==> try-tundra: inputs <==
==> flow/design.v <==
module pwm_hw(
input clk,      			 
input reset,  			     
input red,                   
input green,                 
input blue,                  
output [19:0] Red_High_HW,   
output [19:0] Red_Low_HW,    
output [19:0] Green_High_HW, 
output [19:0] Green_Low_HW,  
output [19:0] Blue_High_HW,  
output [19:0] Blue_Low_HW    
             );
HW_PWM Red(.clk(clk),.reset(reset),.Colour_input(red),.High_Count(Red_High_HW),.Low_Count(Red_Low_HW));           
HW_PWM Green(.clk(clk),.reset(reset),.Colour_input(green),.High_Count(Green_High_HW), .Low_Count(Green_Low_HW));  
HW_PWM Blue(.clk(clk),.reset(reset),.Colour_input(blue),.High_Count(Blue_High_HW), .Low_Count(Blue_Low_HW));      
endmodule
module HW_PWM(
input clk,                     
input reset,                   
input Colour_input,            
output reg [19:0] High_Count,  
output reg [19:0] Low_Count    
            );
reg PrevPwm;                   
reg [19:0]Count;               
always@(posedge clk)
begin
if (!reset)                    
    begin
	Count<=20'b0;
	High_Count<=20'b0;
	Low_Count<=20'b0;          
	PrevPwm<=1'b0;
	end
else if(Colour_input==1)       
   begin
	if(PrevPwm!=Colour_input)  
		begin
 		Low_Count<=Count;      
		PrevPwm<=1'b1;         
		Count<=20'b0;          
		end
	else
		begin                  
		Count<=Count+1'b1;     
		end
  end
else if(Colour_input==0)       
	begin
	if(PrevPwm!=Colour_input)  
		begin
		High_Count<=Count;     
		PrevPwm<=Colour_input; 
		Count<=20'b0;          
		end
else
     begin                     
     Count<=Count+1'b1;        
     end     
end
end			
endmodule			
==> flow/run.sh <==
#!/bin/bash
# the make line also repeats each setting of config.mk as NAME=value (left out here)
make -C /OpenROAD-flow-scripts/flow DESIGN_CONFIG=/design/flow/config.mk WORK_HOME=/design/flow/orfs CLKGATE_MAP_FILE= finish
==> flow/config.mk <==
export PLATFORM = sky130hd
export DESIGN_NAME = pwm_hw
export DESIGN_NICKNAME = pwm_hw
export VERILOG_FILES = /design/flow/design.v
export SDC_FILE = /design/flow/constraint.sdc
export NUM_CORES = 4
export LEC_CHECK = 0
export CAP_MARGIN = 20
export CORE_MARGIN = 2
export CORE_UTILIZATION = 72
export CTS_CLUSTER_DIAMETER = 94
export CTS_CLUSTER_SIZE = 100
export PLACE_DENSITY_LB_ADDON = 0.05
export SETUP_SLACK_MARGIN = 0.38
export SLEW_MARGIN = 20
==> flow/constraint.sdc <==
create_clock -name core_clock -period 1.32 [get_ports {clk}]
set_input_delay 0.2640 -clock core_clock [delete_from_list [all_inputs] [get_ports {clk}]]
set_output_delay 0.2640 -clock core_clock [all_outputs]
set_load 0.01 [all_outputs]
==> try-delta (differences from try-tundra) <==
CORE_UTILIZATION = 33   (was 72)
CTS_CLUSTER_DIAMETER = default   (was 94)
CTS_CLUSTER_SIZE = default   (was 100)
PLACE_DENSITY = 0.6   (was default)
PLACE_DENSITY_LB_ADDON = default   (was 0.05)
SETUP_SLACK_MARGIN = default   (was 0.38)
==> flow/constraint.sdc (replaced) <==
create_clock -name core_clock -period 1.79 [get_ports {clk}]
set_input_delay 0.3580 -clock core_clock [delete_from_list [all_inputs] [get_ports {clk}]]
set_output_delay 0.3580 -clock core_clock [all_outputs]
set_load 0.01 [all_outputs]
==> try-nickel (differences from try-tundra) <==
CORE_UTILIZATION = 58   (was 72)
CTS_CLUSTER_DIAMETER = default   (was 94)
CTS_CLUSTER_SIZE = 40   (was 100)
PLACE_DENSITY_LB_ADDON = default   (was 0.05)
SETUP_SLACK_MARGIN = default   (was 0.38)
==> flow/constraint.sdc (replaced) <==
create_clock -name core_clock -period 0.992 [get_ports {clk}]
set_input_delay 0.1984 -clock core_clock [delete_from_list [all_inputs] [get_ports {clk}]]
set_output_delay 0.1984 -clock core_clock [all_outputs]
set_load 0.01 [all_outputs]
==> try-pepper (differences from try-tundra) <==
CORE_UTILIZATION = 64   (was 72)
CTS_CLUSTER_DIAMETER = default   (was 94)
CTS_CLUSTER_SIZE = 31   (was 100)
PLACE_DENSITY = 0.6   (was default)
PLACE_DENSITY_LB_ADDON = default   (was 0.05)
SETUP_SLACK_MARGIN = default   (was 0.38)
==> flow/constraint.sdc (replaced) <==
create_clock -name core_clock -period 1.55 [get_ports {clk}]
set_input_delay 0.3100 -clock core_clock [delete_from_list [all_inputs] [get_ports {clk}]]
set_output_delay 0.3100 -clock core_clock [all_outputs]
set_load 0.01 [all_outputs]
==> qor summary <==
metric	try-nickel	try-pepper	try-delta	try-tundra
TritonCTS clock tree	-	done	done	-
First element of the critical path	-	Red.Count[2]	Green.Low_Count[1]	-
Final standard cell area without fillers	-	9760 µm²	9750 µm²	-
Path type of the worst min-delay path	-	primary input to flip-flop	primary input to flip-flop	-
Post-detailed-routing wire length	-	19700 µm	16000 µm	-
Sink of the worst hold path	-	Red.High_Count[17]	Green.Count[14]	-
Worst clock skew	-	0.00565 ns	0.0111 ns	-
Delay of the slowest cell on the worst path	-	0.49 ns	0.58 ns	-
Detailed placement HPWL	12900 µm	11400 µm	11200 µm	-
Clock latency reported for the late side of the worst-skew pair	-	0.43 ns	0.43 ns	-
Status	stopped before the end	finished with violations	complete, no violations	stopped before the end
Stage where the flow stopped	clock tree synthesis	-	-	global placement
Violated checks	-	setup timing	-	-
Largest cell class by area	-	sequential cells	sequential cells	-
Cells on worst reg2reg path	-	4	4	-
Largest net degree at the start of global routing	-	67	51	-
Reg-to-reg setup timing slack	-	-0.03 ns	0.16 ns	-

---

==> run F <==
// pwm_hw: RTL as listed in full above, without the edits since
clock: 0.94 ns
lec_check: 0
abc_area: 1
cap_margin: 20
core_margin: 2
core_utilization: 72
cts_cluster_diameter: 243
cts_cluster_size: 72
max_routing_layer: met4
place_density_lb_addon: 0.01
setup_slack_margin: 0.27
slew_margin: 20
run.sh (not shown) runs the stock make flow with config.mk's settings and CLKGATE_MAP_FILE=.
==> run B (differences from run F) <==
ABC_AREA = default   (was 1)
CTS_CLUSTER_DIAMETER = default   (was 243)
CTS_CLUSTER_SIZE = default   (was 72)
MAX_ROUTING_LAYER = default   (was met4)
PLACE_DENSITY = 0.6   (was default)
PLACE_DENSITY_LB_ADDON = default   (was 0.01)
SETUP_SLACK_MARGIN = 0.45   (was 0.27)
==> flow/constraint.sdc (replaced) <==
create_clock -name core_clock -period 1.55 [get_ports {clk}]
set_input_delay 0.3100 -clock core_clock [delete_from_list [all_inputs] [get_ports {clk}]]
set_output_delay 0.3100 -clock core_clock [all_outputs]
set_load 0.01 [all_outputs]
==> run P (differences from run F) <==
ABC_AREA = default   (was 1)
CORE_UTILIZATION = 58   (was 72)
CTS_CLUSTER_DIAMETER = default   (was 243)
CTS_CLUSTER_SIZE = 40   (was 72)
MAX_ROUTING_LAYER = default   (was met4)
PLACE_DENSITY_LB_ADDON = default   (was 0.01)
SETUP_SLACK_MARGIN = 0.29   (was 0.27)
==> flow/constraint.sdc (replaced) <==
create_clock -name core_clock -period 0.992 [get_ports {clk}]
set_input_delay 0.1984 -clock core_clock [delete_from_list [all_inputs] [get_ports {clk}]]
set_output_delay 0.1984 -clock core_clock [all_outputs]
set_load 0.01 [all_outputs]
==> results <==
quantity                                                                     run P                      run F                      run B
Run status                                               aborted with a tool error  aborted with a tool error  aborted with a tool error
Stage where the flow stopped                                               4_1_cts               3_5_place_dp                    4_1_cts
Compound-cell area share of the yosys netlist                               0.0247                      0.203                     0.0247
XOR-XNOR Cells, Area Fraction                                               0.0434                          0                     0.0434
Adder and majority gate portion of the synthesized area                     0.0155                     0.0159                     0.0155
Cells in synth_stat.txt                                                        703                        911                        703
Post-synthesis cell type count                                                  33                         22                         33
Mapped Avg Cell Area                                                      10.3 µm²                   7.79 µm²                   10.3 µm²
Portion of netlist area occupied by mux cells                                0.172                          0                      0.172
Chip area in the Yosys report                                             7260 µm²                   7100 µm²                   7260 µm²
Post-placement cell count                                                     1107                          -                        975
Overall die area                                                         13400 µm²                  10700 µm²                  10900 µm²
Core region area                                                         12100 µm²                   9680 µm²                   9770 µm²
Sequential area share after synthesis                                        0.505                      0.516                      0.505
Area of the mapped netlist                                                7260 µm²                   7100 µm²                   7260 µm²
Area share of and/or/nand/nor cells after synthesis                          0.210                      0.195                      0.210
Detailed placement HPWL                                                   12800 µm                          -                   16100 µm
Synthesized netlist net count                                                  717                        925                        717
Die Wd                                                                      116 µm                     103 µm                     104 µm
Standard-cell row count                                                         40                         36                         36
Total cell area at the placement stage                                   10200 µm²                          -                   9280 µm²
Number of instances in the synthesized netlist                                 703                        911                        703
Starting Density                                                             0.599                      0.733                      0.743

---

==> build 93 <==
// pwm_hw: RTL as listed in full above, without the edits since
export LEC_CHECK = 0
export CAP_MARGIN = 20
export CELL_PAD_IN_SITES_GLOBAL_PLACEMENT = 1
export CORE_MARGIN = 2
export CORE_UTILIZATION = 58
export CTS_CLUSTER_DIAMETER = 340
export CTS_CLUSTER_SIZE = 100
export HOLD_SLACK_MARGIN = -0.05
export PLACE_DENSITY = 0.89
export SETUP_SLACK_MARGIN = 0.25
export SLEW_MARGIN = 20
export TNS_END_PERCENT = 20
create_clock -name core_clock -period 2.0 [get_ports {clk}]
==> trial 34: changes against build 93 <==
- CELL_PAD_IN_SITES_GLOBAL_PLACEMENT: 1 -> unset
- CORE_UTILIZATION: 58 -> 72
- CTS_CLUSTER_DIAMETER: 340 -> 363
- CTS_CLUSTER_SIZE: 100 -> 33
- HOLD_SLACK_MARGIN: -0.05 -> unset
- PLACE_DENSITY: 0.89 -> unset
- SETUP_SLACK_MARGIN: 0.25 -> unset
- TNS_END_PERCENT: 20 -> unset
==> flow/constraint.sdc (replaced) <==
create_clock -name core_clock -period 1.69 [get_ports {clk}]
set_input_delay 0.3380 -clock core_clock [delete_from_list [all_inputs] [get_ports {clk}]]
set_output_delay 0.3380 -clock core_clock [all_outputs]
set_load 0.01 [all_outputs]
==> comparison <==
Build 93 went through all stages and came out clean. Trial 34 died in clock tree synthesis (4_1_cts) (DPL-0033).
Of build 93 and trial 34, build 93 has the higher die area (gap about 23%, measured against trial 34).
Synthesized cell count is the same in trial 34 and build 93.
Synthesized area is the same in build 93 and trial 34.

---

==> inputs of v28 <==
Starts from the design.v that is shown in full above.
Settings: LEC_CHECK=0, CAP_MARGIN=20, CORE_MARGIN=2, CORE_UTILIZATION=40, CTS_CLUSTER_DIAMETER=395, CTS_CLUSTER_SIZE=100, PLACE_DENSITY=0.6, SETUP_SLACK_MARGIN=0.35, SLEW_MARGIN=20; clock period 2.0 ns.
==> v11: changes against v28 <==
CAP_MARGIN = 5   (was 20)
CORE_ASPECT_RATIO = 0.51   (was unset)
CORE_MARGIN = 9   (was 2)
CORE_UTILIZATION = 38   (was 40)
CTS_CLUSTER_DIAMETER = unset   (was 395)
CTS_CLUSTER_SIZE = 22   (was 100)
GPL_ROUTABILITY_DRIVEN = 0   (was unset)
GPL_TIMING_DRIVEN = 0   (was unset)
HOLD_SLACK_MARGIN = -0.06   (was unset)
MAX_ROUTING_LAYER = met4   (was unset)
MIN_ROUTING_LAYER = met2   (was unset)
PLACE_DENSITY = unset   (was 0.6)
PLACE_DENSITY_LB_ADDON = 0.0   (was unset)
SETUP_SLACK_MARGIN = 0.07   (was 0.35)
TNS_END_PERCENT = 75   (was unset)
==> v27: changes against v28 <==
CORE_UTILIZATION = 64   (was 40)
CTS_CLUSTER_DIAMETER = unset   (was 395)
CTS_CLUSTER_SIZE = unset   (was 100)
SETUP_SLACK_MARGIN = unset   (was 0.35)
==> flow/constraint.sdc (replaced) <==
create_clock -name core_clock -period 1.55 [get_ports {clk}]
set_input_delay 0.3100 -clock core_clock [delete_from_list [all_inputs] [get_ports {clk}]]
set_output_delay 0.3100 -clock core_clock [all_outputs]
set_load 0.01 [all_outputs]
==> summary of the runs <==
v28 produced a clean layout. v11 finished but fails on design-rule violations. v27 completed and failed the layout checks on negative setup slack. Sequential share of layout area: v11 > v28 > v27. Against v11, the sequential power of v27 is larger by about 30%. The lowest via count belongs to v28, the highest to v11. Final cell count: v27 < v28 < v11. Worst setup slack, highest first: v28, v11, v27. In synthesized area, v28 and v11 do not differ. Register-to-register slack, lowest first: v27, v11, v28. Combinational power, lowest first: v11, v28, v27. Against v28, the maximum frequency of v11 is lower by about 15%.
==> figures <==
item                                                                                    v27            v28                         v11
R2r endpoint                                                                  Red.Count[15]  Red.Count[17]              Blue.Count[19]
Share of the core filled with cells                                                   89.3%          53.4%                       51.2%
Timing startpoint of the critical path                                         Red.Count[2]   Red.Count[5]               Blue.Count[8]
Core Area                                                                       10900 sq um    17900 sq um                 18400 sq um
Detailed-routed wire length on met2                                                 10.3 mm        7.90 mm                     10.5 mm
Floorplan die area                                                              12200 sq um    19200 sq um                 24700 sq um
Post-layout instance area                                                        9760 sq um     9560 sq um                  9410 sq um
Setup bufs post-CTS                                                                       3              2                           0
Fraction of standard cell area that is sequential                                     37.8%          38.7%                       38.9%
Via count of the first global-routing pass                                             6131           5324                        8091
Number of cells on the worst hold path                                                    2              3                           3
Die Ht                                                                               110 um         139 um                      117 um
Number of signal-net buffers in the layout                                              206            163                         162
Number of standard cells in the layout, taps in and fillers out                        1042           1088                        1097
Signal buffers share of area                                                          18.1%          15.1%                       14.9%
Run status                                                       complete, but fails checks  timing/DRC/antenna clean  complete, but fails checks
Reasons for failing layout checks                                      negative setup slack              -      design-rule violations
Total net switching power                                                           2.13 mW        1.63 mW                     1.75 mW
Routing usage on met1                                                                 34.5%          21.4%                          0%
Largest net degree at the start of global routing                                        67             66                          17

---

==> run a: inputs <==
RTL: the design.v shown in full above, as it stands there.
Settings: LEC_CHECK=0, CAP_MARGIN=20, CORE_MARGIN=2, CORE_UTILIZATION=52, CTS_CLUSTER_DIAMETER=340, CTS_CLUSTER_SIZE=100, HOLD_SLACK_MARGIN=-0.05, SLEW_MARGIN=20; clock period 2.0 ns.
==> run b: changes against run a <==
--- a/flow/config.mk
+++ b/flow/config.mk
@@ -7,8 +7,11 @@
 export LEC_CHECK = 0
 export CAP_MARGIN = 20
+export CELL_PAD_IN_SITES_GLOBAL_PLACEMENT = 1
 export CORE_MARGIN = 2
-export CORE_UTILIZATION = 52
+export CORE_UTILIZATION = 65
 export CTS_CLUSTER_DIAMETER = 340
 export CTS_CLUSTER_SIZE = 100
 export HOLD_SLACK_MARGIN = -0.05
+export SETUP_SLACK_MARGIN = 0.31
 export SLEW_MARGIN = 20
+export TNS_END_PERCENT = 20
==> run c: changes against run a <==
--- a/flow/config.mk
+++ b/flow/config.mk
@@ -7,8 +7,11 @@
 export LEC_CHECK = 0
 export CAP_MARGIN = 20
+export CELL_PAD_IN_SITES_GLOBAL_PLACEMENT = 1
+export CORE_ASPECT_RATIO = 0.5
 export CORE_MARGIN = 2
-export CORE_UTILIZATION = 52
+export CORE_UTILIZATION = 30
 export CTS_CLUSTER_DIAMETER = 340
 export CTS_CLUSTER_SIZE = 100
 export HOLD_SLACK_MARGIN = -0.05
 export SLEW_MARGIN = 20
+export TNS_END_PERCENT = 20
==> run d: changes against run a <==
--- a/flow/config.mk
+++ b/flow/config.mk
@@ -8,7 +8,5 @@
 export CAP_MARGIN = 20
 export CORE_MARGIN = 2
-export CORE_UTILIZATION = 52
-export CTS_CLUSTER_DIAMETER = 340
-export CTS_CLUSTER_SIZE = 100
-export HOLD_SLACK_MARGIN = -0.05
+export CORE_UTILIZATION = 40
+export PLACE_DENSITY = 0.6
 export SLEW_MARGIN = 20
==> flow/constraint.sdc (replaced) <==
create_clock -name core_clock -period 1.79 [get_ports {clk}]
set_input_delay 0.3580 -clock core_clock [delete_from_list [all_inputs] [get_ports {clk}]]
set_output_delay 0.3580 -clock core_clock [all_outputs]
set_load 0.01 [all_outputs]
==> qor summary <==
	run a	run b	run c	run d
Cts repair resizes	0	-	0	0
Switching part of the total	21.5%	-	21.0%	21.5%
Skew final	0.00491 ns	-	0.00789 ns	0.00704 ns
Count of hold-fix buffers inserted at cts	0	-	0	0
Status	timing/DRC/antenna clean	aborted with a tool error	timing/DRC/antenna clean	timing/DRC/antenna clean
Last stage reached	-	global placement	-	-
Total vias in the final route	5269	-	5174	5451
CTS sink cnt	183	-	183	183
Final setup margin	0.249 ns	-	0.206 ns	0.0852 ns
Worst Hold Class	primary input to register	-	primary input to register	primary input to register
Global-route wire length before repair	26.1 mm	-	27.5 mm	27.7 mm
Final core utilization	68.8%	-	41.1%	54.6%
Footprint of the flip-flops and latches	3660 um2	-	3660 um2	3660 um2
CTS tree	built	-	built	built
Fin cells	1033	-	1178	1106
Combinational gate power	0.398 mW	-	0.433 mW	0.477 mW
Switching power total	1.62 mW	-	1.70 mW	1.86 mW
Buffers plus inverters on the worst setup path	1	-	0	1
Logic area	3390 um2	-	3390 um2	3390 um2
Final cell area excluding filler cells	9470 um2	-	9820 um2	9780 um2
Power and IR drop assume default switching activity.
